<file path="flow/config.mk">
export PLATFORM = sky130hd
export DESIGN_NAME = auv_top
export DESIGN_NICKNAME = auv_top
export VERILOG_FILES = /design/flow/design.v
export SDC_FILE = /design/flow/constraint.sdc
export NUM_CORES = 4
export LEC_CHECK = 0
export ABC_AREA = 1
export CAP_MARGIN = 20
export CORE_MARGIN = 2
export CORE_UTILIZATION = 52
export CTS_CLUSTER_SIZE = 98
export SETUP_SLACK_MARGIN = 1.59
export SLEW_MARGIN = 20
</file>
<file path="flow/constraint.sdc">
create_clock -name core_clock -period 6.5 [get_ports {clk}]
set_input_delay 1.3000 -clock core_clock [delete_from_list [all_inputs] [get_ports {clk}]]
set_output_delay 1.3000 -clock core_clock [all_outputs]
set_load 0.01 [all_outputs]
</file>
<file path="flow/design.v">
`timescale 1ns/1ns
module auv_fetch #(
    parameter integer ADDR_WIDTH = 24,
    parameter integer ROM_SIZE = 16384,
    localparam integer RomSizeWords = ROM_SIZE / 4,
    localparam integer RomWidth = $clog2(RomSizeWords)
) (
    input   logic                       clk, rst_n, pop, jmp,
    input   logic   [ADDR_WIDTH-3:0]    pc_wr,
    output  logic   [31:0]              inst,
    output  logic   [ADDR_WIDTH-3:0]    pc_out,
    output  logic                       instret,
    output  logic   [RomWidth-1:0]      rom_adr,
    input   logic   [31:0]              rom_dat
);
    logic [RomWidth-1:0] rom_adr_fetch;
    assign rom_adr = rom_adr_fetch;
    logic [ADDR_WIDTH-3:0] pc, pc_next;
    assign pc_out = pc;
    assign pc_next = (pc + 1);
    assign inst = jmp ? 32'h00000013 : rom_dat;
    assign instret = pop;
    always_comb
        if (jmp)
            rom_adr_fetch = pc_wr[RomWidth-1:0];
        else if (pop)
            rom_adr_fetch = pc_next[RomWidth-1:0];
        else
            rom_adr_fetch = pc[RomWidth-1:0];
    always_ff @( posedge clk )
        if (jmp)
            pc <= pc_wr;
        else if (instret)
            pc <= pc_next;
endmodule
`timescale 1ns/1ns
module auv_decode #(
    parameter integer ADDR_WIDTH = 24
) (
    input   logic           clk, rst_n, flush, stall_i,
    input   logic   [31:0]  inst,
    input   logic   [ADDR_WIDTH-3:0] pc_in,
    output  logic   [ADDR_WIDTH-3:0] pc_out,
    output  logic           pop,
    output  logic   [31:0]  imm,
    output  logic   [ 3:0]  rs1, rs2, rd,
    output  logic   [ 2:0]  funct3,
    output  logic   [ 4:0]  csr_imm,
    output  logic           alu_en, mem_access, pc_wr, branch,
    output  logic           mem_wr, reg_wr, link,
    output  logic       sel_op1,
    output  logic       sel_op2,
    output  logic           csr_en, csr_rd,
    output  logic           exc_illegal_inst, exc_ecall, exc_ebreak,
    output  logic           ret, wfi,
    output  logic           alu_alt, zba_shadd,
    output  logic           zbs_bclrbext, zbs_binv, zbs_bset
);
    logic [31:0] imm_i;
    logic [3:0] rd_i;
    logic [2:0] funct3_i;
    always_comb begin : dec_imm_i
        casez (inst[6:2])
            'b0?101 : imm_i = {inst[31:12], 12'h0};
            'b11011 : imm_i = {{12{inst[31]}}, inst[19:12], inst[20], inst[30:21], 1'b0};
            'b11001, 'b00?00, 'b11100 : imm_i = {{20{inst[31]}}, inst[31:20]};
            'b11000 : imm_i = {{20{inst[31]}}, inst[7], inst[30:25], inst[11:8], 1'b0};
            'b01000 : imm_i = {{20{inst[31]}}, inst[31:25], inst[11:7]};
            'b01100 : imm_i = {{20{inst[31]}}, inst[31:25], 5'h0};
            default : imm_i = 0;
        endcase
    end
    assign rd_i = flush ? 0 : inst[10:7];
    always_comb
        case (inst[6:2])
            'b01101 : rs1 = 0;  
            'b00101 : rs1 = 0;  
            'b11011 : rs1 = 0;  
            default : rs1 = inst[18:15];
        endcase
    always_comb
        case (inst[6:2])
            'b01101 : rs2 = 0;  
            'b00101 : rs2 = 0;  
            'b11011 : rs2 = 0;  
            'b11000, 'b01000, 'b01100 : rs2 = inst[23:20];
            default : rs2 = 0;
        endcase
    assign funct3_i = flush ? 0 : inst[14:12];
    assign pop = ~stall_i;
    always_ff @( posedge clk or negedge rst_n )
        if (~rst_n) begin
            csr_imm <= 0;
            rd <= 0;
            funct3 <= 0;
        end else if (flush) begin
            csr_imm <= 0;
            rd <= 0;
            funct3 <= 0;
        end else if (~stall_i) begin
            csr_imm <= inst[19:15];
            rd <= rd_i;
            funct3 <= funct3_i;
        end
    always_ff @( posedge clk )
        if (rst_n & ~flush & ~stall_i) begin
            imm <= imm_i;
            pc_out <= pc_in;
        end
    logic alu_en_i, mem_access_i, pc_wr_i, branch_i;
    logic mem_wr_i, reg_wr_i, link_i, csr_en_i;
    logic sel_op1_i;
    logic sel_op2_i;
    logic alu_alt_i;
    logic zbs_bclrbext_i, zbs_binv_i, zbs_bset_i;
    logic zba_shadd_i;
    logic funct7_unimpl;
    always_comb begin
        alu_alt_i = 0;
        zbs_bclrbext_i = 0;
        zbs_binv_i = 0;
        zbs_bset_i = 0;
        zba_shadd_i = 0;
        funct7_unimpl = 0;
        if (alu_en_i & ((sel_op2_i == 1'b0) | (inst[13:12] == 2'b01)))
            case (inst[31:25])
                'b0000000 : begin end
                'b0100000 : alu_alt_i = 1;
                'b0010000 : zba_shadd_i = (alu_en_i & (sel_op2_i == 1'b0));
                'b0100100 : zbs_bclrbext_i = 1;
                'b0110100 : zbs_binv_i = 1;
                'b0010100 : zbs_bset_i = 1;
                default : funct7_unimpl = 1;
            endcase
    end
    always_ff @( posedge clk or negedge rst_n )
        if (~rst_n) begin
            alu_alt <= 0;
            zba_shadd <= 0;
            zbs_bclrbext <= 0;
            zbs_binv <= 0;
            zbs_bset <= 0;
        end else if (flush) begin
            alu_alt <= 0;
            zba_shadd <= 0;
            zbs_bclrbext <= 0;
            zbs_binv <= 0;
            zbs_bset <= 0;
        end else if (~stall_i) begin
            alu_alt <= alu_alt_i;
            zba_shadd <= zba_shadd_i;
            zbs_bclrbext <= zbs_bclrbext_i;
            zbs_binv <= zbs_binv_i;
            zbs_bset <= zbs_bset_i;
        end
    always_comb begin
        exc_illegal_inst = 0;
        exc_ecall = 0;
        exc_ebreak = 0;
        ret = 0;
        wfi = 0;
        alu_en_i = 0;
        mem_access_i = 0;
        pc_wr_i = 0;
        branch_i = 0;
        mem_wr_i = 0;
        reg_wr_i = 0;
        link_i = 0;
        csr_en_i = 0;
        sel_op1_i = 1'b0;
        sel_op2_i = 1'b0;
        if (inst[1:0] != 2'b11) begin
            exc_illegal_inst = 1;
        end else begin
            case (inst[6:2])
                'b00000 : begin  
                    mem_access_i = 1;
                    sel_op2_i = 1'b1;
                end
                'b00100 : begin  
                    exc_illegal_inst = 0;
                    alu_en_i = 1;
                    reg_wr_i = 1;
                    sel_op2_i = 1'b1;
                end
                'b00101 : begin  
                    reg_wr_i = 1;
                    sel_op1_i = 1'b1;
                    sel_op2_i = 1'b1;
                end
                'b01000 : begin  
                    mem_access_i = 1;
                    mem_wr_i = 1;
                    sel_op2_i = 1'b1;
                end
                'b01100 : begin  
                    exc_illegal_inst = funct7_unimpl;
                    alu_en_i = 1;
                    reg_wr_i = 1;
                end
                'b01101 : begin  
                    reg_wr_i = 1;
                    sel_op2_i = 1'b1;
                end
                'b11000 : begin  
                    pc_wr_i = 1;
                    branch_i = 1;
                    sel_op1_i = 1'b1;
                    sel_op2_i = 1'b1;
                end
                'b11001 : begin  
                    pc_wr_i = 1;
                    reg_wr_i = 1;
                    link_i = 1;
                    sel_op2_i = 1'b1;
                end
                'b11011 : begin  
                    pc_wr_i = 1;
                    reg_wr_i = 1;
                    link_i = 1;
                    sel_op1_i = 1'b1;
                    sel_op2_i = 1'b1;
                end
                'b11100 : begin  
                    case (inst[14:12])
                        'b000 : begin
                            casez (inst[31:20])
                                'b0000000_00000 : exc_ecall = 1;
                                'b0000000_00001 : exc_ebreak = 1;
                                'b0011000_00010 : ret = 1;
                                'b0001000_00101 : wfi = 1;
                                default : exc_illegal_inst = 1;
                            endcase
                        end
                        'b100 : exc_illegal_inst = 1;
                        default : csr_en_i = 1;
                    endcase
                end
                default : begin  
                    exc_illegal_inst = 1;
                end
            endcase
        end
    end
    always_ff @( posedge clk or negedge rst_n )
        if (~rst_n) begin
            alu_en <= 0;
            mem_access <= 0;
            pc_wr <= 0;
            branch <= 0;
            mem_wr <= 0;
            reg_wr <= 0;
            link <= 0;
            csr_en <= 0;
            csr_rd <= 0;
            sel_op1 <= 1'b0;
            sel_op2 <= 1'b0;
        end else if (flush) begin
            alu_en <= 0;
            mem_access <= 0;
            pc_wr <= 0;
            branch <= 0;
            mem_wr <= 0;
            reg_wr <= 0;
            link <= 0;
            csr_en <= 0;
            csr_rd <= 0;
            sel_op1 <= 1'b0;
            sel_op2 <= 1'b0;
        end else if (~stall_i) begin
            alu_en <= alu_en_i;
            mem_access <= mem_access_i;
            pc_wr <= pc_wr_i;
            branch <= branch_i;
            mem_wr <= mem_wr_i;
            reg_wr <= reg_wr_i;
            link <= link_i;
            csr_en <= csr_en_i;
            csr_rd <= (inst[10:7] != 0);
            sel_op1 <= sel_op1_i;
            sel_op2 <= sel_op2_i;
        end
endmodule
`timescale 1ns/1ns
module auv_regfile (
    input   logic           clk, we, stall,
    input   logic   [ 3:0]  ra0, ra1, wa,
    input   logic   [31:0]  wd,
    output  logic   [31:0]  rd0, rd1
);
    reg [31:0] ram [0:15];
    always_ff @( posedge clk )
        if (we)
            ram[wa] <= wd;
    always_ff @( posedge clk )
        if (stall)
            rd0 <= rd0;
        else if (ra0 == 0)
            rd0 <= 0;
        else if (we && ra0 == wa)
            rd0 <= wd;
        else
            rd0 <= ram[ra0];
     always_ff @( posedge clk )
        if (stall)
            rd1 <= rd1;
        else if (ra1 == 0)
            rd1 <= 0;
        else if (we && ra1 == wa)
            rd1 <= wd;
        else
            rd1 <= ram[ra1];
endmodule
`timescale 1ns/1ns
module auv_execute #(
    parameter integer ADDR_WIDTH = 24
) (
    input   logic           clk, rst_n, stall_i,
    input   logic   [31:0]  imm, rs1, rs2, pc,
    input   logic   [ 2:0]  funct3,
    input   logic           alu_en, mem_access, pc_wr_i, branch,
    input   logic           mem_wr, reg_wr_i, link,
    input   logic       sel_op1,
    input   logic       sel_op2,
    output  logic   [31:0]  reg_wr_dat,
    output  logic   [ADDR_WIDTH-1:0] pc_wr,
    output  logic           stall_o, reg_wr_o, jmp, flush,
    output  logic           exc_load_misalign, exc_store_misalign,
    output  logic           exc_load_fault, exc_store_fault,
    input   logic           alu_alt, zba_shadd,
    input   logic           zbs_bclrbext, zbs_binv, zbs_bset,
    output  logic   [ADDR_WIDTH-1:0] wb_adr_o,
    input   logic   [15:0]  wb_dat_i,
    output  logic   [15:0]  wb_dat_o,
    output  logic   [ 1:0]  wb_sel_o,
    output  logic           wb_we_o, wb_stb_o, wb_cyc_o,
    input   logic           wb_ack_i, wb_stall_i, wb_err_i
);
    logic branch_taken, lt, ltu;
    assign lt = $signed(rs1) < $signed(rs2);
    assign ltu = rs1 < rs2;
    always_comb begin
        if (branch) begin
            case (funct3)
                'h0 : branch_taken = (rs1 == rs2);
                'h1 : branch_taken = (rs1 != rs2);
                'h4 : branch_taken = lt;
                'h5 : branch_taken = ~lt;
                'h6 : branch_taken = ltu;
                'h7 : branch_taken = ~ltu;
                default : branch_taken = 0;
            endcase
        end else begin
            branch_taken = 1;
        end
    end
    logic [31:0] op1, op2;
    always_comb
        case (sel_op1)
            1'b1 : op1 = pc;
            default : begin
                case ({zba_shadd, funct3})
                    default : op1 = rs1;
                    'b1010 : op1 = {rs1[30:0], 1'b0};  
                    'b1100 : op1 = {rs1[29:0], 2'b0};  
                    'b1110 : op1 = {rs1[28:0], 3'b0};  
                endcase
            end
        endcase
    always_comb
        case (sel_op2)
            1'b1 : op2 = imm;
            default : op2 = rs2;
        endcase
    logic [31:0] alu_add, alu_xor, alu_or, alu_and;
    logic [31:0] alu_sl, alu_sr, alu_slt, alu_sltu;
    logic [31:0] alu_bclr, alu_bext, alu_binv, alu_bset;
    assign alu_add = op1 + (alu_alt ? ~op2 : op2) + {31'h0, alu_alt};
    assign alu_xor = op1 ^ op2;
    assign alu_or = op1 | op2;
    assign alu_and = op1 & op2;
    assign alu_sl = op1 << op2[4:0];
    logic [31:0] alu_sra;
    assign alu_sra = $signed(op1) >>> op2[4:0];
    assign alu_sr = alu_alt ? alu_sra : (op1 >> op2[4:0]);
    assign alu_slt = ($signed(op1) < $signed(op2)) ? 32'h1 : 32'h0;
    assign alu_sltu = (op1 < op2) ? 32'h1 : 32'h0;
    logic [31:0] alu_bmask;
    assign alu_bmask = 32'h1 << op2[4:0];
    assign alu_bclr = op1 & ~alu_bmask;
    assign alu_bext = {31'h0, op1[op2[4:0]]};
    assign alu_binv = op1 ^ alu_bmask;
    assign alu_bset = op1 | alu_bmask;
    logic [31:0] alu_out;
    always_comb
        if (alu_en)
            case (funct3)
                default : alu_out = alu_add;
                'h1 : begin
                    if (zbs_bclrbext)
                        alu_out = alu_bclr;
                    else if (zbs_binv)
                        alu_out = alu_binv;
                    else if (zbs_bset)
                        alu_out =  alu_bset;
                    else
                        alu_out = alu_sl;
                end
                'h2 : begin
                    if (zba_shadd)
                        alu_out = alu_add;
                    else
                        alu_out = alu_slt;
                end
                'h3 : alu_out = alu_sltu;
                'h4 : begin
                    if (zba_shadd)
                        alu_out = alu_add;
                    else
                        alu_out = alu_xor;
                end
                'h5 : begin
                    if (zbs_bclrbext)
                        alu_out = alu_bext;
                    else
                        alu_out = alu_sr;
                end
                'h6 : begin
                    if (zba_shadd)
                        alu_out = alu_add;
                    else
                        alu_out = alu_or;
                end
                'h7 : alu_out = alu_and;
            endcase
        else
            alu_out = alu_add;
    assign pc_wr = alu_out[ADDR_WIDTH-1:0];
    assign jmp = pc_wr_i & branch_taken;
    assign flush = jmp;
    logic [1:0] state_bus;
    logic [31:0] mem_dat;
    logic mem_reg_wr;  
    assign reg_wr_o = ~stall_i & (mem_reg_wr | reg_wr_i);
    always_comb
        if (mem_reg_wr)
            reg_wr_dat = mem_dat;
        else if (link)
            reg_wr_dat = pc + 4;
        else
            reg_wr_dat = alu_out;
    assign exc_load_fault = mem_access & ~mem_wr & wb_err_i;
    assign exc_store_fault = mem_access & mem_wr & wb_err_i;
    logic misalign;
    assign exc_load_misalign = mem_access & misalign & ~mem_wr;
    assign exc_store_misalign = mem_access & misalign & mem_wr;
    always_comb
        case (funct3[1:0])
            1 : misalign = alu_out[0];
            2 : misalign = (alu_out[1:0] != 0);
            default : misalign = 0;
        endcase
    assign wb_we_o = mem_wr;
    assign wb_adr_o[ADDR_WIDTH-1:2] = alu_out[ADDR_WIDTH-1:2];
    assign wb_adr_o[1] = (funct3 == 2) ? (state_bus == 1) : alu_out[1];
    assign wb_adr_o[0] = 0;
    always_comb
        case (funct3[1:0])
            0 : begin
                wb_dat_o = {rs2[7:0], rs2[7:0]};
                wb_sel_o = alu_out[0] ? 2'b10 : 2'b01;
            end
            1 : begin
                wb_dat_o = rs2[15:0];
                wb_sel_o = 2'b11;
            end
            default : begin
                wb_dat_o = (state_bus == 1) ? rs2[31:16] : rs2[15:0];
                wb_sel_o = 2'b11;
            end
        endcase
    logic [15:0] word_buf;  
    always_comb
        case (funct3[1:0])
            'h0: begin
                if (alu_out[0])
                    mem_dat = {{24{~funct3[2] & wb_dat_i[15]}}, wb_dat_i[15:8]};
                else
                    mem_dat = {{24{~funct3[2] & wb_dat_i[7]}}, wb_dat_i[7:0]};
            end
            'h1 : mem_dat = {{16{~funct3[2] & wb_dat_i[15]}}, wb_dat_i};
            default : mem_dat = {wb_dat_i, word_buf};
        endcase
    logic mem_access_good;  
    assign mem_access_good = ~stall_i & ~misalign & mem_access;
    always_ff @( posedge clk or negedge rst_n )
        if (~rst_n)
            state_bus <= 0;
        else begin
            case (state_bus)
                0 : begin
                    if (~wb_stall_i & mem_access_good) begin
                        if (funct3[1:0] == 2)
                            state_bus <= 1;
                        else
                            state_bus <= 2;
                    end
                end
                1 : begin
                    state_bus <= wb_stall_i ? 1 : 2;
                end
                default : state_bus <= 0;
            endcase
        end
    always_ff @( posedge clk )
        if (rst_n && state_bus == 1 && wb_ack_i)
            word_buf <= wb_dat_i;
    logic stall_mem;
    always_comb
        case (state_bus)
            0 : begin
                stall_mem = mem_access_good;
                mem_reg_wr = 0;
                wb_stb_o = mem_access_good;
                wb_cyc_o = mem_access_good;
            end
            1 : begin
                stall_mem = 1;
                mem_reg_wr = 0;
                wb_stb_o = 1;
                wb_cyc_o = 1;
            end
            default : begin
                stall_mem = 0;
                mem_reg_wr = ~mem_wr;
                wb_stb_o = 0;
                wb_cyc_o = 1;
            end
        endcase
    assign stall_o = stall_mem | stall_i | jmp;
endmodule
`timescale 1ns/1ns
module auv_top #(
    parameter integer ADDR_WIDTH = 24,
    parameter integer ROM_SIZE = 16384,
    parameter [ADDR_WIDTH-1:0] RST_VECTOR = 'h0,
    localparam integer RomSizeWords = ROM_SIZE / 4,
    localparam integer RomWidth = $clog2(RomSizeWords)
) (
    input   logic                       clk, rst_n,
    output  logic   [RomWidth-1:0]      imem_adr,
    input   logic   [31:0]              imem_dat,
    output  logic   [ADDR_WIDTH-1:0]    wb_adr_o,
    input   logic   [15:0]              wb_dat_i,
    output  logic   [15:0]              wb_dat_o,
    output  logic   [ 1:0]              wb_sel_o,
    output  logic                       wb_we_o, wb_stb_o, wb_cyc_o,
    input   logic                       wb_ack_i, wb_stall_i
);
    logic [ADDR_WIDTH-3:0] id_pc, ex_pc;
    logic [31:0] if_inst;
    logic [31:0] id_imm;
    logic [3:0] id_rs1, id_rs2, id_rd;
    logic [2:0] id_funct3;
    logic id_pop, id_alu_en, id_mem_access, id_pc_wr, id_branch, id_mem_wr;
    logic id_reg_wr, id_link;
    logic id_alu_alt, id_zba_shadd, id_zbs_bclrbext, id_zbs_binv, id_zbs_bset;
    logic id_sel_op1;
    logic id_sel_op2;
    logic [31:0] reg_rs1, reg_rs2;
    logic [ADDR_WIDTH-1:0] ex_pc_wr;
    logic [31:0] ex_reg_wr_dat;
    logic ex_jmp, ex_stall, ex_flush;
    logic ex_reg_wr;
    logic boot;
    always_ff @( posedge clk or negedge rst_n )
        if (~rst_n)
            boot <= 1;
        else
            boot <= 0;
    logic [ADDR_WIDTH-3:0] pc_wr;
    logic jmp, flush;
    assign pc_wr = boot ? RST_VECTOR[ADDR_WIDTH-1:2] : ex_pc_wr[ADDR_WIDTH-1:2];
    assign jmp = ex_jmp | boot;
    assign flush = ex_flush | boot;
    auv_fetch #(
        .ADDR_WIDTH         ( ADDR_WIDTH        ),
        .ROM_SIZE           ( ROM_SIZE          )
    ) stage_if (
        .clk                ( clk               ),
        .rst_n              ( rst_n             ),
        .pop                ( id_pop            ),
        .jmp                ( jmp               ),
        .pc_wr              ( pc_wr             ),
        .inst               ( if_inst           ),
        .pc_out             ( id_pc             ),
        .instret            (                   ),
        .rom_adr            ( imem_adr          ),
        .rom_dat            ( imem_dat          )
    );
    auv_decode #(
        .ADDR_WIDTH         ( ADDR_WIDTH            )
    ) stage_id (
        .clk                ( clk                   ),
        .rst_n              ( rst_n                 ),
        .flush              ( flush                 ),
        .stall_i            ( ex_stall              ),
        .inst               ( if_inst               ),
        .pc_in              ( id_pc                 ),
        .pc_out             ( ex_pc                 ),
        .pop                ( id_pop                ),
        .imm                ( id_imm                ),
        .rs1                ( id_rs1                ),
        .rs2                ( id_rs2                ),
        .rd                 ( id_rd                 ),
        .funct3             ( id_funct3             ),
        .csr_imm            (                       ),
        .alu_en             ( id_alu_en             ),
        .mem_access         ( id_mem_access         ),
        .pc_wr              ( id_pc_wr              ),
        .branch             ( id_branch             ),
        .mem_wr             ( id_mem_wr             ),
        .reg_wr             ( id_reg_wr             ),
        .link               ( id_link               ),
        .sel_op1            ( id_sel_op1            ),
        .sel_op2            ( id_sel_op2            ),
        .csr_en             (                       ),
        .csr_rd             (                       ),
        .exc_illegal_inst   (                       ),
        .exc_ecall          (                       ),
        .exc_ebreak         (                       ),
        .ret                (                       ),
        .wfi                (                       ),
        .alu_alt            ( id_alu_alt            ),
        .zba_shadd          ( id_zba_shadd          ),
        .zbs_bclrbext       ( id_zbs_bclrbext       ),
        .zbs_binv           ( id_zbs_binv           ),
        .zbs_bset           ( id_zbs_bset           )
    );
    auv_regfile regfile (
        .clk    ( clk           ),
        .we     ( ex_reg_wr     ),
        .stall  ( ex_stall      ),
        .ra0    ( id_rs1        ),
        .ra1    ( id_rs2        ),
        .wa     ( id_rd         ),
        .wd     ( ex_reg_wr_dat ),
        .rd0    ( reg_rs1       ),
        .rd1    ( reg_rs2       )
    );
    auv_execute #(
        .ADDR_WIDTH         ( ADDR_WIDTH            )
    ) stage_ex (
        .clk                ( clk                   ),
        .rst_n              ( rst_n                 ),
        .stall_i            ( boot                  ),
        .imm                ( id_imm                ),
        .rs1                ( reg_rs1               ),
        .rs2                ( reg_rs2               ),
        .pc                 ( {{(32-ADDR_WIDTH){1'b0}}, ex_pc, 2'b0} ),
        .funct3             ( id_funct3             ),
        .alu_en             ( id_alu_en             ),
        .mem_access         ( id_mem_access         ),
        .pc_wr_i            ( id_pc_wr              ),
        .branch             ( id_branch             ),
        .mem_wr             ( id_mem_wr             ),
        .reg_wr_i           ( id_reg_wr             ),
        .link               ( id_link               ),
        .sel_op1            ( id_sel_op1            ),
        .sel_op2            ( id_sel_op2            ),
        .reg_wr_dat         ( ex_reg_wr_dat         ),
        .pc_wr              ( ex_pc_wr              ),
        .stall_o            ( ex_stall              ),
        .reg_wr_o           ( ex_reg_wr             ),
        .jmp                ( ex_jmp                ),
        .flush              ( ex_flush              ),
        .exc_load_misalign  (                       ),
        .exc_store_misalign (                       ),
        .exc_load_fault     (                       ),
        .exc_store_fault    (                       ),
        .alu_alt            ( id_alu_alt            ),
        .zba_shadd          ( id_zba_shadd          ),
        .zbs_bclrbext       ( id_zbs_bclrbext       ),
        .zbs_binv           ( id_zbs_binv           ),
        .zbs_bset           ( id_zbs_bset           ),
        .wb_adr_o           ( wb_adr_o              ),
        .wb_dat_i           ( wb_dat_i              ),
        .wb_dat_o           ( wb_dat_o              ),
        .wb_sel_o           ( wb_sel_o              ),
        .wb_we_o            ( wb_we_o               ),
        .wb_stb_o           ( wb_stb_o              ),
        .wb_cyc_o           ( wb_cyc_o              ),
        .wb_ack_i           ( wb_ack_i              ),
        .wb_stall_i         ( wb_stall_i            ),
        .wb_err_i           ( 1'b0                  )
    );
endmodule
</file>
<file path="flow/run.sh">
#!/bin/bash
# the make line also repeats each setting of config.mk as NAME=value (left out here)
make -C /OpenROAD-flow-scripts/flow DESIGN_CONFIG=/design/flow/config.mk WORK_HOME=/design/flow/orfs CLKGATE_MAP_FILE= finish
</file>
==> flow_summary.ini, run 1 <==
; implementation run metrics
[die]
die.size.y_um = 319
die-area_um2 = 102000
ios = 109
num_rows = 115
coreArea_um2 = 98300
die_w_um = 319
fp_util = 0.525

[timing]
fmax_ghz = 0.166
setup_viol = 0
rsz0062_at_grt = yes
timing.slew.headroom = 0.231
timing.hold.ws_ps = 486
period_needed_ps = 6010
skew_ps = 46.1
hold_violations = 0
slew_violations = 0
fin_setup_tns_ps = 0
worst_pin_slew_ps = 1150
finalWorstSetupSlack_ps = 491
min_period_over_period = 0.924

[synthesis]
synthXorXnorAreaFrac = 0.0119
ys_warn_count = 5
common_cells = nand2_1 (2241), nand3_1 (1053), nor2_1 (867)
yosys.area.top_type_share = 0.389
yosys_area_um2 = 51600
adder_share = 0.0560
synthCells = 7314
mux_area_frac = 0
ys_seq_share = 0.401
avgSynthCellArea_um2 = 7.05
syn-cell-area_um2 = 51600
postSynth.asyncResetShare = 0.0361
ff_type = edfxtp_1
top_cells_by_area = edfxtp_1 (39%), nand2_1 (16%), nand3_1 (10%)
top_logic_kind = simple AND/OR/NAND/NOR gates
ys_ff = 693
yosys_cells = 7314
yosysUniqueCellTypes = 62
aoi_share = 0.0686
edf_count = 668
yosys.area.top_type = edfxtp_1
ys_sh_simple = 0.369
top_cell = nand2_1

[setup_path]
cp.depth = 27
crit_end = imem_adr[6]
required_ps = 5200
crit_path_start = stage_id.sel_op2
worstSetupStartpointType = flip-flop
r2r_end = regfile.rd1[22]
worstPathMaxFanout = 13
path_common_cell = buf_4
r2r_cells = 30
slowest_stage = dfrtp_2
critical_path_buf_inv_count = 10
crit_family = buffers and inverters
crit_path_end_kind = output pin
regToRegStartpoint = stage_id.sel_op2
r2r_slack_ps = 1430
path_class = flip-flop to output pin
slowest_delay_ps = 400
worstPathArrival_ps = 4710

[place]
hpwl_um = 159000
place_congestion = 1.13
place_area_um2 = 55000
portBuffers = 107
pre_cts_slack_ps = 340

[power_and_ir_drop]
power_frac_comb = 0.331
p_clk_mw = 4.56
clockPowerShare = 0.305
power_mw = 14.9
p_sw_frac = 0.361
power.density_nw_per_um2 = 235
top_power_group = sequential cells
sequentialPowerShare = 0.365
vdd_drop_max_mv = 0.293
p_int_mw = 9.55
p_seq_mw = 5.45
p_switching_mw = 5.39
combinationalPower_mw = 4.94
p_leak_nw = 29.3

[drt]
drcViolationCount = 0
via_per_inst = 6.28
final_antenna_net_count = 0
dr_total_vias = 56300
routedWlPerCell_um = 27.6
drtIter0Drc = 9109
first_pass_iters = 7
totalWireLength_um = 247000

[clock_network]
cts_tree = done
numCtsBuffers = 80
cts.sinks = 693
clk-insertion-delay-late_ps = 690
hold_buffers = 0
cts_buffer_depth = 3
clk_pin_slew_ps = 60
clock-root-buffer = clkbuf_16
htreeDepth = 3

[cells_and_area]
fin_area_um2 = 63500
nFillCells = 8557
area_delta_synth_final_pct = 23.2
combGateArea_um2 = 29200
final_nets = 7897
register_area_um2 = 20700

[global_route]
grtUsageTotal = 0.457
grt_pass1_vias = 50600
antenna_found_initial = 7
grt_max_degree = 112
grt_pass1_wl_um = 343000
grt.overflow.total = 0

[job]
warning_count = 137
drv_cap = 0

[status]
outcome = no timing/DRC/antenna violations

[min_path]
hold_path.class = flip-flop to flip-flop
hp-start = stage_ex.state_bus[1]
worst_hold_path.endpoint = stage_ex.state_bus[0]
holdPathStages = 2
[repair_timing]
item	in CTS	in global routing
hold endpoints to repair	0	0
setup endpoints to repair	786	785
setup buffers	96	151
resized	431	509
gates cloned	10	25
pin swaps	116	149
[through the flow]
stage | util | cells
global route | 0.646 | 8966
finish | 0.646 | 8969
floorplan | - | 7315
detailed placement | 0.560 | 8537
CTS | 0.609 | 8789
global placement | 0.559 | 8536
[layer usage]
| metal | GRT usage | vias up | routed length (µm) |
|---|---|---|---|
| li1 | - | 24600 | - |
| met1 | 0.557 | 25900 | 84300 |
| met2 | 0.695 | 4605 | 106000 |
| met3 | 0.116 | 1178 | 32200 |
| met4 | 0.354 | 10 | 24100 |
| met5 | 0 | - | 189 |
[final cells by class]
cell class,instances,area share
inverter,788,0.0487
clock buffer,97,0.0329
sequential,693,0.326
multi-input combinational,5425,0.459
timing repair inverter,1,0.000118
antenna,3,0.000118
timing repair buffer,626,0.0994
clock inverter,49,0.00845
tap,1287,0.0253
==> inputs of run 2 (changes only) <==
ABC_AREA = not set   (was 1)
CAP_MARGIN = 10   (was 20)
CELL_PAD_IN_SITES_DETAIL_PLACEMENT = 1   (was not set)
CORE_MARGIN = 8   (was 2)
CORE_UTILIZATION = 67   (was 52)
CTS_CLUSTER_SIZE = not set   (was 98)
GPL_TIMING_DRIVEN = 0   (was not set)
HOLD_SLACK_MARGIN = -0.04   (was not set)
PLACE_DENSITY_LB_ADDON = 0.22   (was not set)
SETUP_SLACK_MARGIN = -0.53   (was 1.59)
SLEW_MARGIN = 15   (was 20)
clock period = 9.56 ns   (was 6.5 ns; I/O delays follow)
==> run 2 against run 1 <==
The flow now stops in 4_1_cts. Synthesized cell count shrank 35%. Synthesized area shrank 7.3%. Die size shrank 21%.
==> flow_summary.ini, run 2 <==
; generated from flow reports
[synthesis]
ys_warn_count = 5
ys_sh_simple = 0.112
syn-cell-area_um2 = 47800
postSynth.asyncResetShare = 0.0361
synthXorXnorAreaFrac = 0.0205
yosys.area.top_type = edfxtp_1
aoi_share = 0.245
avgSynthCellArea_um2 = 10.1
yosys_area_um2 = 47800
top_logic_kind = AND-OR/OR-AND gates
edf_count = 668
ys_ff = 693
common_cells = edfxtp_1 (668), nand2_1 (394), mux2i_1 (303)
yosysUniqueCellTypes = 114
mux_area_frac = 0.0812
top_cell = edfxtp_1
yosys.area.top_type_share = 0.420
ff_type = edfxtp_1
synthCells = 4750
adder_share = 0.0604
yosys_cells = 4750
ys_seq_share = 0.433
top_cells_by_area = edfxtp_1 (42%), mux2i_1 (6.3%), ha_1 (6.0%)

[die]
die_w_um = 283
die.size.y_um = 283
ios = 109
coreArea_um2 = 71000
die-area_um2 = 80100
num_rows = 98
fp_util = 0.673

[place]
portBuffers = 102
place_congestion = 1.41
pre_cts_slack_ps = -1370
hpwl_um = 247000

[status]
haltStage = 4_1_cts
error_message = [ERROR DPL-0033] detailed placement checks failed during check placement.
outcome = did not finish
[run 2: per-stage QoR]
stage | instances | instance area, µm² | total power [mW] | util
2_1_floorplan | 4751 | 47800 | 4.83 | -
3_3_place_gp | 5803 | 50000 | 5.84 | 0.704
3_5_place_dp | 5845 | 50800 | 6.15 | 0.716
==> inputs of run 3 (changes only) <==
CAP_MARGIN = 20   (was 10)
CELL_PAD_IN_SITES_DETAIL_PLACEMENT = not set   (was 1)
CORE_ASPECT_RATIO = 1.19   (was not set)
CORE_MARGIN = 3   (was 8)
CORE_UTILIZATION = 70   (was 67)
GPL_TIMING_DRIVEN = not set   (was 0)
HOLD_SLACK_MARGIN = not set   (was -0.04)
SETUP_SLACK_MARGIN = not set   (was -0.53)
clock period = 14.3 ns   (was 9.56 ns; I/O delays follow)
==> run 3 against run 2 <==
The flow stops in 5_1_grt. Synthesized area did not move. Synthesized cell count unchanged. Die size down 11%.
==> flow_summary.ini, run 3 <==
; generated from flow reports
[synthesis]
postSynth.asyncResetShare = 0.0361
common_cells = edfxtp_1 (668), nand2_1 (394), mux2i_1 (303)
avgSynthCellArea_um2 = 10.1
adder_share = 0.0604
yosys_cells = 4750
ff_type = edfxtp_1
synthXorXnorAreaFrac = 0.0205
yosysUniqueCellTypes = 114
top_cells_by_area = edfxtp_1 (42%), mux2i_1 (6.3%), ha_1 (6.0%)
yosys.area.top_type_share = 0.420
ys_sh_simple = 0.112
yosys.area.top_type = edfxtp_1
yosys_area_um2 = 47800
ys_warn_count = 5
ys_seq_share = 0.433
mux_area_frac = 0.0812
edf_count = 668
ys_ff = 693
top_logic_kind = AND-OR/OR-AND gates
top_cell = edfxtp_1
syn-cell-area_um2 = 47800
aoi_share = 0.245
synthCells = 4750

[place]
place_congestion = 1.29
hpwl_um = 149000
pre_cts_slack_ps = 3690
dpl.cell_count = 5536
portBuffers = 107

[clock_network]
cts.sinks = 693
cts_setup_buffers = 0
htreeDepth = 3
hold_buffers = 0
cts_resized = 0
numCtsBuffers = 67
clock-root-buffer = clkbuf_16
cts_buffer_depth = 3

[global_route]
grtUsageTotal = 0.733
grt.overflow.total = 25

[die]
coreArea_um2 = 67000
fp_util = 0.713
die_w_um = 246
die.size.y_um = 291
num_rows = 103
ios = 109
die-area_um2 = 71500

[status]
haltStage = 5_1_grt
error_message = [ERROR GRT-0232] Routing congestion too high. Check the congestion heatmap in the GUI.
outcome = did not finish
## run 3: per-stage QoR
step / instance area [µm²] / utilization
after floorplan: 47800 / -
after global placement: 49800 / 0.743
after detailed placement: 49800 / 0.743
after CTS: 51800 / 0.774
## run 3: metal layers
layer  overflow  global-route usage
met5          3               0.352
met4          9               0.702
met3          0               0.582
met2         12               0.890
met1          1               0.741
==> inputs of run 4 (changes only) <==
CAP_MARGIN = 15   (was 20)
CORE_ASPECT_RATIO = not set   (was 1.19)
CORE_MARGIN = 2   (was 3)
CORE_UTILIZATION = 58   (was 70)
PLACE_DENSITY_LB_ADDON = not set   (was 0.22)
SLEW_MARGIN = 20   (was 15)
TNS_END_PERCENT = 5   (was not set)
clock period = 6.47 ns   (was 14.3 ns; I/O delays follow)
==> run 4 against run 3 <==
Now fails the layout checks on setup timing. Synthesized cell count stayed put. Die size is 19% higher. Synthesized area stayed put.
==> flow_summary.ini, run 4 <==
; implementation run metrics
[status]
outcome = finished with violations
check.faults = setup timing

[setup_path]
r2r_end = regfile.rd1[10]
required_ps = 5180
crit_family = AND-OR/OR-AND gates
regToRegStartpoint = regfile.rd1[29]
slowest_stage = nor2_2
slowest_delay_ps = 740
critical_path_buf_inv_count = 7
crit_path_end_kind = output pin
r2r_cells = 16
worstSetupStartpointType = flip-flop
crit_end = imem_adr[6]
r2r_slack_ps = 210
crit_path_start = stage_id.funct3[1]
crit_chain = inv_2 -> buf_4 -> ha_1 -> nand2b_1 -> buf_4 -> nor2_2 -> buf_4 -> nand2_1 -> o221ai_1 -> a311oi_1 -> o22a_1 -> a221o_2 -> buf_12 -> buf_4 -> a2111oi_4 -> xnor2_1 -> o21ai_1 -> buf_2
cp.depth = 18
worstPathArrival_ps = 5630
path_common_cell = buf_4
path_class = flip-flop to output pin
worstPathMaxFanout = 9

[power_and_ir_drop]
sequentialPowerShare = 0.392
clockPowerShare = 0.305
p_sw_frac = 0.351
p_switching_mw = 4.85
p_int_mw = 8.95
p_seq_mw = 5.42
power.density_nw_per_um2 = 242
p_leak_nw = 21.6
top_power_group = sequential cells
power_frac_comb = 0.303
combinationalPower_mw = 4.17
power_mw = 13.8
p_clk_mw = 4.21
vdd_drop_max_mv = 0.280

[place]
place_congestion = 1.24
pre_cts_slack_ps = -226
portBuffers = 107
dpl.cell_count = 6159
place_area_um2 = 53700
hpwl_um = 181000

[timing]
fin_setup_tns_ps = -6550
fmax_ghz = 0.144
setup_viol = 28
skew_ps = 63.6
min_period_over_period = 1.07
worst_pin_slew_ps = 1270
period_needed_ps = 6920
hold_violations = 0
rsz0062_at_grt = yes
timing.slew.headroom = 0.155
slew_violations = 0
finalWorstSetupSlack_ps = -452

[synthesis]
yosys_area_um2 = 47800
top_logic_kind = AND-OR/OR-AND gates
ff_type = edfxtp_1
top_cells_by_area = edfxtp_1 (42%), mux2i_1 (6.3%), ha_1 (6.0%)
ys_warn_count = 5
synthXorXnorAreaFrac = 0.0205
yosys_cells = 4750
mux_area_frac = 0.0812
top_cell = edfxtp_1
syn-cell-area_um2 = 47800
aoi_share = 0.245
avgSynthCellArea_um2 = 10.1
yosys.area.top_type_share = 0.420
ys_sh_simple = 0.112
common_cells = edfxtp_1 (668), nand2_1 (394), mux2i_1 (303)
yosys.area.top_type = edfxtp_1
edf_count = 668
postSynth.asyncResetShare = 0.0361
yosysUniqueCellTypes = 114
ys_seq_share = 0.433
adder_share = 0.0604
ys_ff = 693
synthCells = 4750

[drt]
routedWlPerCell_um = 41.4
via_per_inst = 8.10
final_antenna_net_count = 0
drcViolationCount = 0
drtIter0Drc = 11900
first_pass_iters = 15
totalWireLength_um = 262000
dr_total_vias = 51300

[cells_and_area]
final_nets = 5471
fin_area_um2 = 57100
fin_cells = 6335
area_delta_synth_final_pct = 19.5
nFillCells = 5756

[die]
fp_util = 0.584
die-area_um2 = 84700
die.size.y_um = 291
ios = 109
die_w_um = 291
num_rows = 105
coreArea_um2 = 81800

[clock_network]
clock-root-buffer = clkbuf_16
cts_tree = done
clk_pin_slew_ps = 50
cts_buffer_depth = 3
cts.sinks = 693
numCtsBuffers = 72
clk-insertion-delay-late_ps = 690
htreeDepth = 3

[global_route]
grt.overflow.total = 0
grt_pass1_wl_um = 368000
antenna_found_initial = 32
grt_max_degree = 68
grt_pass1_vias = 48300
grtUsageTotal = 0.612

[job]
warning_count = 131
drv_cap = 0

[min_path]
worst_hold_path.endpoint = stage_ex.state_bus[0]
hold_path.class = flip-flop to flip-flop
hp-start = stage_ex.state_bus[1]
holdPathStages = 1
-- run 4: per-stage QoR --
stage,hold slack [ps],util
after floorplan,410,-
after global placement,415,0.656
after detailed placement,458,0.656
after CTS,470,0.691
after global routing,480,0.697
final,473,0.698
-- run 4: layer usage --
layer,vias to the layer above,share of wire,track usage
li1,19400,-,-
met1,23700,0.30,0.657
met2,5986,0.39,0.838
met3,2228,0.17,0.335
met4,26,0.14,0.594
met5,-,0.0019,0.0459
-- run 4: repair_timing --
item                                   4_1_cts  5_1_grt
endpoints found under the hold margin        0        0
setup buffers                               11        8
resized                                    139       96
hold buffers                                 0        0
pin swaps                                   25       31
gates cloned                                 1        0
setup endpoints to repair                   37       36
-- run 4: layout make-up --
cell class	count	area [µm²]	share of cell area
tap	1070	1340	0.0234
multi-input combinational	3515	25900	0.453
antenna	25	62.6	0.00110
sequential	693	20700	0.362
clock inverter	41	509	0.00892
timing repair buffer	735	6130	0.107
clock buffer	84	1860	0.0325
inverter	172	654	0.0115
==> inputs of run 5 (changes only) <==
CAP_MARGIN = 20   (was 15)
SETUP_SLACK_MARGIN = 1.02   (was not set)
clock period = 6.5 ns   (was 6.47 ns; I/O delays follow)
==> run 5 against run 4 <==
The run now fails in 5_1_grt. Synthesized area unchanged. Die size unchanged. Synthesized cell count unchanged.
==> flow_summary.ini, run 5 <==
; generated from flow reports
[synthesis]
syn-cell-area_um2 = 47800
ys_ff = 693
adder_share = 0.0604
aoi_share = 0.245
avgSynthCellArea_um2 = 10.1
yosys_area_um2 = 47800
yosys_cells = 4750
mux_area_frac = 0.0812
edf_count = 668
top_cell = edfxtp_1
synthCells = 4750
postSynth.asyncResetShare = 0.0361
synthXorXnorAreaFrac = 0.0205
yosysUniqueCellTypes = 114
ff_type = edfxtp_1
top_cells_by_area = edfxtp_1 (42%), mux2i_1 (6.3%), ha_1 (6.0%)
common_cells = edfxtp_1 (668), nand2_1 (394), mux2i_1 (303)
ys_seq_share = 0.433
top_logic_kind = AND-OR/OR-AND gates
ys_warn_count = 5
yosys.area.top_type_share = 0.420
yosys.area.top_type = edfxtp_1
ys_sh_simple = 0.112

[die]
coreArea_um2 = 81800
die.size.y_um = 291
fp_util = 0.584
num_rows = 105
die_w_um = 291
ios = 109
die-area_um2 = 84700

[place]
dpl.cell_count = 6189
pre_cts_slack_ps = -235
portBuffers = 107
hpwl_um = 184000
place_area_um2 = 54000
place_congestion = 1.21

[status]
haltStage = 5_1_grt
outcome = did not finish
error_message = [ERROR GRT-0232] Routing congestion too high. Check the congestion heatmap in the GUI.

[clock_network]
htreeDepth = 3
numCtsBuffers = 70
clock-root-buffer = clkbuf_16
cts.sinks = 693
cts_buffer_depth = 3

[global_route]
grtUsageTotal = 0.710
grt.overflow.total = 12
## run 5: what timing repair did
action | 4_1_cts
gates cloned | 3
buffers inserted | 73
resized | 445
hold buffers | 0
pin swaps | 124
endpoints found under the setup margin | 572
## run 5: metal layers
layer	global-route usage	GRT overflow
met1	0.716	0
met5	0.169	0
met2	0.900	6
met4	0.728	6
met3	0.513	0
## run 5: per-stage QoR
step / power [mW] / TNS (ps)
after floorplan: 7.11 / 0
after global placement: 9.13 / -1080
after detailed placement: 9.17 / -2140
after CTS: 13.6 / -1690
==> inputs of run 6 (changes only) <==
CAP_MARGIN = 10   (was 20)
CELL_PAD_IN_SITES_DETAIL_PLACEMENT = 0   (was not set)
CORE_ASPECT_RATIO = 1.09   (was not set)
CORE_MARGIN = 8   (was 2)
CORE_UTILIZATION = 67   (was 58)
CTS_CLUSTER_SIZE = 38   (was not set)
GPL_ROUTABILITY_DRIVEN = 0   (was not set)
GPL_TIMING_DRIVEN = 0   (was not set)
HOLD_SLACK_MARGIN = -0.04   (was not set)
PLACE_DENSITY_LB_ADDON = 0.28   (was not set)
SETUP_SLACK_MARGIN = -0.53   (was 1.02)
SLEW_MARGIN = 10   (was 20)
TNS_END_PERCENT = not set   (was 5)
clock period = 9.56 ns   (was 6.5 ns; I/O delays follow)
==> run 6 against run 5 <==
The flow again stops in 5_1_grt. Synthesized area stayed put. Synthesized cell count stayed put. Die size is 5.4% lower.
==> flow_summary.ini, run 6 <==
; generated from flow reports
[clock_network]
numCtsBuffers = 71
clock-root-buffer = clkbuf_16
htreeDepth = 3
cts_buffer_depth = 3
cts.sinks = 693
hold_buffers = 0

[place]
dpl.cell_count = 5829
portBuffers = 102
pre_cts_slack_ps = -103
hpwl_um = 176000

[synthesis]
edf_count = 668
top_cells_by_area = edfxtp_1 (42%), mux2i_1 (6.3%), ha_1 (6.0%)
ys_sh_simple = 0.112
ys_seq_share = 0.433
yosys_area_um2 = 47800
adder_share = 0.0604
ys_ff = 693
synthXorXnorAreaFrac = 0.0205
common_cells = edfxtp_1 (668), nand2_1 (394), mux2i_1 (303)
yosysUniqueCellTypes = 114
yosys.area.top_type_share = 0.420
ff_type = edfxtp_1
synthCells = 4750
syn-cell-area_um2 = 47800
yosys.area.top_type = edfxtp_1
ys_warn_count = 5
top_cell = edfxtp_1
yosys_cells = 4750
top_logic_kind = AND-OR/OR-AND gates
aoi_share = 0.245
avgSynthCellArea_um2 = 10.1
mux_area_frac = 0.0812
postSynth.asyncResetShare = 0.0361

[die]
die.size.y_um = 295
die_w_um = 272
num_rows = 102
ios = 109
fp_util = 0.675
die-area_um2 = 80100
coreArea_um2 = 70800

[global_route]
grt.overflow.total = 678
grtUsageTotal = 0.683

[status]
haltStage = 5_1_grt
outcome = did not finish
error_message = [ERROR GRT-0116] Global routing finished with congestion. Check the congestion regions in the DRC Viewer.
==> run 6: timing repair <==
item                                    in CTS
endpoints found under the setup margin       4
buffers inserted                             0
gates cloned                                 0
gates resized                                2
==> run 6: per-layer routing <==
layer | GRT usage | GRT overflow
met2 | 0.829 | 345
met3 | 0.570 | 25
met1 | 0.676 | 16
met4 | 0.652 | 287
met5 | 0.317 | 5
==> run 6: stage by stage <==
stage	hold WS, ps	instance area, µm²	setup TNS (ps)
4_1_cts	435	53100	-3380
3_3_place_gp	413	50000	-76410
2_1_floorplan	410	47800	0
3_5_place_dp	420	50700	-196
==> inputs of run 7 (changes only) <==
CAP_MARGIN = 25   (was 10)
CELL_PAD_IN_SITES_DETAIL_PLACEMENT = 1   (was 0)
CELL_PAD_IN_SITES_GLOBAL_PLACEMENT = 1   (was not set)
CORE_ASPECT_RATIO = 0.74   (was 1.09)
CORE_MARGIN = 4   (was 8)
CORE_UTILIZATION = 40   (was 67)
CTS_CLUSTER_DIAMETER = 283   (was not set)
CTS_CLUSTER_SIZE = not set   (was 38)
HOLD_SLACK_MARGIN = 0.13   (was -0.04)
MIN_ROUTING_LAYER = met2   (was not set)
PLACE_DENSITY_LB_ADDON = 0.0   (was 0.28)
SETUP_SLACK_MARGIN = not set   (was -0.53)
SLEW_MARGIN = 20   (was 10)
clock period = 12.0 ns   (was 9.56 ns; I/O delays follow)
==> run 7 against run 6 <==
The run again fails in 5_1_grt. Synthesized cell count did not move. Die size rose by 56%. Synthesized area did not move.
==> flow_summary.ini, run 7 <==
; generated from flow reports
[status]
outcome = did not finish
haltStage = 5_1_grt
error_message = [ERROR GRT-0116] Global routing finished with congestion. Check the congestion regions in the DRC Viewer.

[place]
hpwl_um = 243000
portBuffers = 102
pre_cts_slack_ps = 767

[clock_network]
cts.sinks = 693
cts_setup_buffers = 0
numCtsBuffers = 77
cts_resized = 0
cts_buffer_depth = 3
hold_buffers = 0
htreeDepth = 3
clock-root-buffer = clkbuf_16

[synthesis]
yosys.area.top_type = edfxtp_1
syn-cell-area_um2 = 47800
synthCells = 4750
ys_warn_count = 5
yosysUniqueCellTypes = 114
yosys_area_um2 = 47800
ys_sh_simple = 0.112
top_cell = edfxtp_1
aoi_share = 0.245
ys_ff = 693
adder_share = 0.0604
edf_count = 668
top_logic_kind = AND-OR/OR-AND gates
avgSynthCellArea_um2 = 10.1
synthXorXnorAreaFrac = 0.0205
common_cells = edfxtp_1 (668), nand2_1 (394), mux2i_1 (303)
mux_area_frac = 0.0812
yosys.area.top_type_share = 0.420
top_cells_by_area = edfxtp_1 (42%), mux2i_1 (6.3%), ha_1 (6.0%)
ys_seq_share = 0.433
postSynth.asyncResetShare = 0.0361
yosys_cells = 4750
ff_type = edfxtp_1

[die]
die.size.y_um = 305
fp_util = 0.405
die_w_um = 410
coreArea_um2 = 118000
die-area_um2 = 125000
ios = 109
num_rows = 108

[global_route]
grtUsageTotal = 0.893
grt.overflow.total = 6061
==> run 7: per-layer routing <==
metal	overflow	track usage
met5	387	0.892
met4	154	0.577
met2	314	0.838
met1	-	-
met3	5206	1.16
==> run 7: through the flow <==
stage / cell area, µm² / cells
after detailed placement: 52500 / 6556
after CTS: 54900 / 6693
after global placement: 50800 / 6448
after floorplan: 47800 / 4751
==> inputs of run 8 (changes only) <==
CAP_MARGIN = 20   (was 25)
CELL_PAD_IN_SITES_DETAIL_PLACEMENT = not set   (was 1)
CELL_PAD_IN_SITES_GLOBAL_PLACEMENT = not set   (was 1)
CORE_ASPECT_RATIO = not set   (was 0.74)
CORE_MARGIN = 2   (was 4)
CORE_UTILIZATION = 58   (was 40)
CTS_CLUSTER_DIAMETER = 331   (was 283)
CTS_CLUSTER_SIZE = 22   (was not set)
GPL_ROUTABILITY_DRIVEN = not set   (was 0)
GPL_TIMING_DRIVEN = not set   (was 0)
HOLD_SLACK_MARGIN = not set   (was 0.13)
MIN_ROUTING_LAYER = not set   (was met2)
PLACE_DENSITY_LB_ADDON = not set   (was 0.0)
TNS_END_PERCENT = 5   (was not set)
clock period = 6.5 ns   (was 12.0 ns; I/O delays follow)
==> run 8 against run 7 <==
Now fails the layout checks on capacitance limit, slew limit, setup timing. Die size decreased by 32%. Synthesized area stayed put. Synthesized cell count is the same.
==> flow_summary.ini, run 8 <==
; implementation run metrics
[timing]
timing.slew.headroom = -0.259
hold_violations = 0
slew_violations = 10
skew_ps = 67.4
fin_setup_tns_ps = -5280
timing.hold.ws_ps = 455
finalWorstSetupSlack_ps = -435
fmax_ghz = 0.144
rsz0062_at_grt = yes
min_period_over_period = 1.07
period_needed_ps = 6940
setup_viol = 30
worst_pin_slew_ps = 1880

[setup_path]
required_ps = 5200
worstPathArrival_ps = 5640
slowest_stage = a32oi_1
r2r_slack_ps = -180
worstSetupStartpointType = flip-flop
regToRegStartpoint = regfile.rd1[29]
crit_chain = inv_2 -> ha_4 -> buf_4 -> a21oi_4 -> buf_6 -> buf_16 -> buf_4 -> o21ai_0 -> o211a_1 -> buf_8 -> inv_2 -> buf_4 -> a32oi_1 -> nand2_1 -> o221ai_1 -> o21ai_0 -> o211a_1 -> nand2b_1 -> a32o_1 -> buf_12 -> inv_1 -> clkdlybuf4s50_1
r2r_cells = 14
path_class = flip-flop to output pin
worstPathMaxFanout = 7
path_common_cell = buf_4
cp.depth = 22
slowest_delay_ps = 660
crit_path_start = stage_id.funct3[0]
r2r_end = regfile.rd0[20]
crit_family = AND-OR/OR-AND gates
crit_end = wb_adr_o[21]
critical_path_buf_inv_count = 11
crit_path_end_kind = output pin

[synthesis]
top_cell = edfxtp_1
yosys_area_um2 = 47800
ys_ff = 693
ys_sh_simple = 0.112
ys_warn_count = 5
synthXorXnorAreaFrac = 0.0205
ff_type = edfxtp_1
yosys.area.top_type = edfxtp_1
yosys.area.top_type_share = 0.420
common_cells = edfxtp_1 (668), nand2_1 (394), mux2i_1 (303)
synthCells = 4750
postSynth.asyncResetShare = 0.0361
aoi_share = 0.245
yosys_cells = 4750
edf_count = 668
syn-cell-area_um2 = 47800
mux_area_frac = 0.0812
top_cells_by_area = edfxtp_1 (42%), mux2i_1 (6.3%), ha_1 (6.0%)
ys_seq_share = 0.433
yosysUniqueCellTypes = 114
avgSynthCellArea_um2 = 10.1
top_logic_kind = AND-OR/OR-AND gates
adder_share = 0.0604

[global_route]
antenna_found_initial = 23
grt_max_degree = 64
grt_pass1_wl_um = 361000
grtUsageTotal = 0.599
grt_pass1_vias = 47200
grt.overflow.total = 0

[clock_network]
cts.sinks = 693
htreeDepth = 2
cts_buffer_depth = 3
numCtsBuffers = 37
clock-root-buffer = clkbuf_16
hold_buffers = 0
clk_pin_slew_ps = 90
cts_tree = done
clk-insertion-delay-late_ps = 660

[power_and_ir_drop]
power_frac_comb = 0.343
p_clk_mw = 2.61
p_int_mw = 7.70
power_mw = 12.1
p_seq_mw = 5.38
p_leak_nw = 21.1
sequentialPowerShare = 0.443
top_power_group = sequential cells
p_switching_mw = 4.45
combinationalPower_mw = 4.16
vdd_drop_max_mv = 0.272
clockPowerShare = 0.215
p_sw_frac = 0.366
power.density_nw_per_um2 = 218

[place]
pre_cts_slack_ps = -224
hpwl_um = 181000
place_congestion = 1.21
portBuffers = 107

[cells_and_area]
nFillCells = 6120
area_delta_synth_final_pct = 16.6
final_nets = 5451
utilization = 0.681

[job]
warning_count = 130
drv_cap = 1

[drt]
totalWireLength_um = 259000
via_per_inst = 8.02
drtIter0Drc = 11500
first_pass_iters = 13
final_antenna_net_count = 0
routedWlPerCell_um = 41.2
dr_total_vias = 50400
drcViolationCount = 0

[die]
die_w_um = 291
die.size.y_um = 291
die-area_um2 = 84700
fp_util = 0.584
coreArea_um2 = 81800
num_rows = 105
ios = 109

[min_path]
hp-start = stage_ex.state_bus[1]
hold_path.class = flip-flop to flip-flop
worst_hold_path.endpoint = stage_ex.state_bus[0]
holdPathStages = 1

[status]
outcome = finished with violations
check.faults = capacitance limit, slew limit, setup timing
run 8: per-stage QoR:
stage               area [µm²]  instances
floorplan                47800       4751
global placement         53600       6155
detailed placement       53600       6155
CTS                      55400       6248
global route             55700       6269
finish                   55700       6282
run 8: cell type report:
type / instances / area, µm² / share of cell area
antenna: 19 / 47.5 / 0.000853
tap: 1070 / 1340 / 0.0240
inverter: 172 / 649 / 0.0117
sequential: 693 / 20700 / 0.371
clock inverter: 4 / 53.8 / 0.000965
multi-input combinational: 3515 / 25700 / 0.461
clock buffer: 59 / 1010 / 0.0181
timing repair buffer: 750 / 6280 / 0.113
run 8: metal layers:
metal	share of wire	GRT usage	vias up
met5	0.0024	0.0408	-
met1	0.30	0.649	23200
met4	0.13	0.562	32
li1	-	-	19400
met3	0.17	0.314	2044
met2	0.39	0.833	5765
run 8: timing repair:
item / CTS / global route
endpoints found under the setup margin: 37 / 38
setup buffers: 28 / 7
pin swaps: 39 / 37
cloned: 3 / 0
gates resized: 152 / 55
==> inputs of run 9 (changes only) <==
ABC_AREA = 1   (was not set)
CAP_MARGIN = 25   (was 20)
CELL_PAD_IN_SITES_DETAIL_PLACEMENT = 0   (was not set)
CELL_PAD_IN_SITES_GLOBAL_PLACEMENT = 0   (was not set)
CORE_ASPECT_RATIO = 0.74   (was not set)
CORE_MARGIN = 4   (was 2)
CORE_UTILIZATION = 40   (was 58)
CTS_CLUSTER_DIAMETER = 371   (was 331)
CTS_CLUSTER_SIZE = 42   (was 22)
GPL_ROUTABILITY_DRIVEN = 1   (was not set)
GPL_TIMING_DRIVEN = 0   (was not set)
HOLD_SLACK_MARGIN = 0.13   (was not set)
MIN_ROUTING_LAYER = met2   (was not set)
PLACE_DENSITY_LB_ADDON = 0.0   (was not set)
TNS_END_PERCENT = 10   (was 5)
clock period = 16.7 ns   (was 6.5 ns; I/O delays follow)
==> run 9 against run 8 <==
The run now fails in 5_1_grt. Die size rose by 59%. Synthesized cell count rose by 54%. Synthesized area rose by 7.9%.
==> flow_summary.ini, run 9 <==
; generated from flow reports
[status]
outcome = did not finish
haltStage = 5_1_grt
error_message = [ERROR GRT-0116] Global routing finished with congestion. Check the congestion regions in the DRC Viewer.

[synthesis]
top_logic_kind = simple AND/OR/NAND/NOR gates
postSynth.asyncResetShare = 0.0361
syn-cell-area_um2 = 51600
aoi_share = 0.0686
synthXorXnorAreaFrac = 0.0119
top_cell = nand2_1
edf_count = 668
avgSynthCellArea_um2 = 7.05
common_cells = nand2_1 (2241), nand3_1 (1053), nor2_1 (867)
yosys_cells = 7314
ys_sh_simple = 0.369
adder_share = 0.0560
yosysUniqueCellTypes = 62
top_cells_by_area = edfxtp_1 (39%), nand2_1 (16%), nand3_1 (10%)
yosys.area.top_type = edfxtp_1
yosys.area.top_type_share = 0.389
yosys_area_um2 = 51600
mux_area_frac = 0
ys_seq_share = 0.401
synthCells = 7314
ys_warn_count = 5
ff_type = edfxtp_1
ys_ff = 693

[clock_network]
cts_buffer_depth = 3
numCtsBuffers = 20
cts_resized = 0
cts_setup_buffers = 0
htreeDepth = 1
cts.sinks = 693
hold_buffers = 0
clock-root-buffer = clkbuf_16

[die]
ios = 109
die_w_um = 425
num_rows = 113
die-area_um2 = 135000
die.size.y_um = 317
coreArea_um2 = 128000
fp_util = 0.402

[place]
portBuffers = 107
hpwl_um = 237000
place_congestion = 1.26
dpl.cell_count = 9206

[global_route]
grt.overflow.total = 1723
grtUsageTotal = 0.829
run 9: per-layer routing:
metal  overflow  track usage
met1          -            -
met2         34        0.834
met3       1420        0.973
met4         49        0.580
met5        220        0.833
run 9: stage by stage:
step                      setup WS [ps]  instance area [µm²]
after global placement             4440                54800
after CTS                          4270                56500
after detailed placement           5020                56000
after floorplan                    9090                51600
==> inputs of run 10 (changes only) <==
ABC_AREA = not set   (was 1)
CAP_MARGIN = 20   (was 25)
CELL_PAD_IN_SITES_DETAIL_PLACEMENT = not set   (was 0)
CELL_PAD_IN_SITES_GLOBAL_PLACEMENT = not set   (was 0)
CORE_ASPECT_RATIO = not set   (was 0.74)
CORE_MARGIN = 3   (was 4)
CORE_UTILIZATION = 58   (was 40)
CTS_CLUSTER_DIAMETER = not set   (was 371)
CTS_CLUSTER_SIZE = not set   (was 42)
GPL_ROUTABILITY_DRIVEN = not set   (was 1)
GPL_TIMING_DRIVEN = not set   (was 0)
HOLD_SLACK_MARGIN = not set   (was 0.13)
MIN_ROUTING_LAYER = not set   (was met2)
PLACE_DENSITY_LB_ADDON = not set   (was 0.0)
SLEW_MARGIN = 15   (was 20)
TNS_END_PERCENT = not set   (was 10)
clock period = 8.85 ns   (was 16.7 ns; I/O delays follow)
==> run 10 against run 9 <==
The run again fails in 5_1_grt. Synthesized cell count fell by 35%. Die size is 36% lower. Synthesized area decreased by 7.3%.
==> flow_summary.ini, run 10 <==
; generated from flow reports
[clock_network]
htreeDepth = 3
cts_setup_buffers = 0
numCtsBuffers = 68
clock-root-buffer = clkbuf_16
hold_buffers = 0
cts_resized = 0
cts_buffer_depth = 3
cts.sinks = 693

[synthesis]
yosys.area.top_type = edfxtp_1
synthXorXnorAreaFrac = 0.0205
ys_seq_share = 0.433
yosys_cells = 4750
adder_share = 0.0604
yosys_area_um2 = 47800
ys_ff = 693
yosysUniqueCellTypes = 114
aoi_share = 0.245
top_logic_kind = AND-OR/OR-AND gates
mux_area_frac = 0.0812
top_cell = edfxtp_1
postSynth.asyncResetShare = 0.0361
top_cells_by_area = edfxtp_1 (42%), mux2i_1 (6.3%), ha_1 (6.0%)
avgSynthCellArea_um2 = 10.1
syn-cell-area_um2 = 47800
ff_type = edfxtp_1
yosys.area.top_type_share = 0.420
synthCells = 4750
ys_sh_simple = 0.112
ys_warn_count = 5
edf_count = 668
common_cells = edfxtp_1 (668), nand2_1 (394), mux2i_1 (303)

[die]
die-area_um2 = 85900
ios = 109
die.size.y_um = 293
num_rows = 104
coreArea_um2 = 81100
fp_util = 0.589
die_w_um = 293

[place]
hpwl_um = 182000
place_congestion = 1.16
place_area_um2 = 50900
portBuffers = 107
pre_cts_slack_ps = 1000

[status]
haltStage = 5_1_grt
outcome = did not finish
run 10: through the flow:
stage,cells,hold WS (ps)
detailed placement,5811,417
floorplan,4751,410
global placement,5809,420
CTS,5935,476
==> inputs of run 11 (changes only) <==
CAP_MARGIN = 0   (was 20)
CORE_MARGIN = 2   (was 3)
CORE_UTILIZATION = 69   (was 58)
SLEW_MARGIN = 20   (was 15)
clock period = 8.29 ns   (was 8.85 ns; I/O delays follow)
==> run 11 against run 10 <==
The run again fails in 5_1_grt. Die size decreased by 17%. Synthesized cell count stayed put. Synthesized area unchanged.
==> flow_summary.ini, run 11 <==
; generated from flow reports
[status]
outcome = did not finish
haltStage = 5_1_grt
error_message = [ERROR GRT-0116] Global routing finished with congestion. Check the congestion regions in the DRC Viewer.

[synthesis]
yosys_area_um2 = 47800
mux_area_frac = 0.0812
top_cell = edfxtp_1
synthCells = 4750
yosys.area.top_type_share = 0.420
avgSynthCellArea_um2 = 10.1
syn-cell-area_um2 = 47800
postSynth.asyncResetShare = 0.0361
yosys_cells = 4750
adder_share = 0.0604
ys_warn_count = 5
edf_count = 668
top_logic_kind = AND-OR/OR-AND gates
ys_ff = 693
yosysUniqueCellTypes = 114
common_cells = edfxtp_1 (668), nand2_1 (394), mux2i_1 (303)
ys_seq_share = 0.433
top_cells_by_area = edfxtp_1 (42%), mux2i_1 (6.3%), ha_1 (6.0%)
ys_sh_simple = 0.112
ff_type = edfxtp_1
yosys.area.top_type = edfxtp_1
aoi_share = 0.245
synthXorXnorAreaFrac = 0.0205

[clock_network]
cts_buffer_depth = 3
hold_buffers = 0
cts.sinks = 693
clock-root-buffer = clkbuf_16
htreeDepth = 3
numCtsBuffers = 69

[place]
pre_cts_slack_ps = 293
portBuffers = 107
hpwl_um = 160000
place_congestion = 1.38

[die]
die.size.y_um = 267
num_rows = 96
ios = 109
die-area_um2 = 71400
fp_util = 0.697
coreArea_um2 = 68600
die_w_um = 267

[global_route]
grtUsageTotal = 0.772
grt.overflow.total = 75
[run 11: stage by stage]
step / cells / instance area [µm²] / power, mW
after detailed placement: 5667 / 50600 / 6.75
after global placement: 5667 / 50600 / 6.71
after CTS: 5795 / 52900 / 9.89
after floorplan: 4751 / 47800 / 5.57
[run 11: what timing repair did]
item | CTS
setup buffers | 1
endpoints found under the setup margin | 14
gates resized | 7
cloned | 0
pin swaps | 1
[run 11: metal layers]
layer | overflow | GRT usage
met2 | 34 | 0.911
met5 | 0 | 0.373
met1 | 1 | 0.787
met4 | 39 | 0.738
met3 | 1 | 0.640
==> inputs of run 12 (changes only) <==
CAP_MARGIN = 20   (was 0)
CORE_UTILIZATION = 66   (was 69)
GPL_TIMING_DRIVEN = 0   (was not set)
clock period = 8.26 ns   (was 8.29 ns; I/O delays follow)
==> run 12 against run 11 <==
The run again fails in 5_1_grt. Synthesized cell count is the same. Synthesized area did not move. Die size grew 4.5%.
==> flow_summary.ini, run 12 <==
; generated from flow reports
[status]
outcome = did not finish
haltStage = 5_1_grt
error_message = [ERROR GRT-0116] Global routing finished with congestion. Check the congestion regions in the DRC Viewer.

[synthesis]
edf_count = 668
yosys_cells = 4750
ys_seq_share = 0.433
ys_ff = 693
ff_type = edfxtp_1
yosysUniqueCellTypes = 114
ys_warn_count = 5
aoi_share = 0.245
yosys.area.top_type_share = 0.420
top_logic_kind = AND-OR/OR-AND gates
postSynth.asyncResetShare = 0.0361
ys_sh_simple = 0.112
yosys_area_um2 = 47800
top_cells_by_area = edfxtp_1 (42%), mux2i_1 (6.3%), ha_1 (6.0%)
top_cell = edfxtp_1
mux_area_frac = 0.0812
syn-cell-area_um2 = 47800
avgSynthCellArea_um2 = 10.1
synthCells = 4750
yosys.area.top_type = edfxtp_1
common_cells = edfxtp_1 (668), nand2_1 (394), mux2i_1 (303)
adder_share = 0.0604
synthXorXnorAreaFrac = 0.0205

[clock_network]
numCtsBuffers = 70
clock-root-buffer = clkbuf_16
hold_buffers = 0
htreeDepth = 3
cts_buffer_depth = 3
cts.sinks = 693

[place]
portBuffers = 102
place_congestion = 1.35
hpwl_um = 196000
place_area_um2 = 51000

[die]
num_rows = 98
die_w_um = 273
coreArea_um2 = 71600
die.size.y_um = 273
ios = 109
die-area_um2 = 74600
fp_util = 0.667

[global_route]
grtUsageTotal = 0.875
grt.overflow.total = 1731
[run 12: metrics by stage]
step / setup slack [ps] / std cells / power, mW
detailed placement: -1590 / 5857 / 6.88
floorplan: 626 / 4751 / 5.59
global placement: -3060 / 5803 / 6.77
CTS: 4.01 / 5996 / 10.1
[run 12: per-layer routing]
| metal | track usage | overflow |
|---|---|---|
| met3 | 0.752 | 43 |
| met5 | 0.492 | 12 |
| met1 | 0.862 | 34 |
| met4 | 0.888 | 597 |
| met2 | 1.02 | 1045 |
[run 12: timing repair]
action                                  in CTS
endpoints found under the setup margin     265
gates resized                               99
buffers inserted                            19
pin swaps                                   16
No activity file was given, so power comes from the tool's default toggle rates.
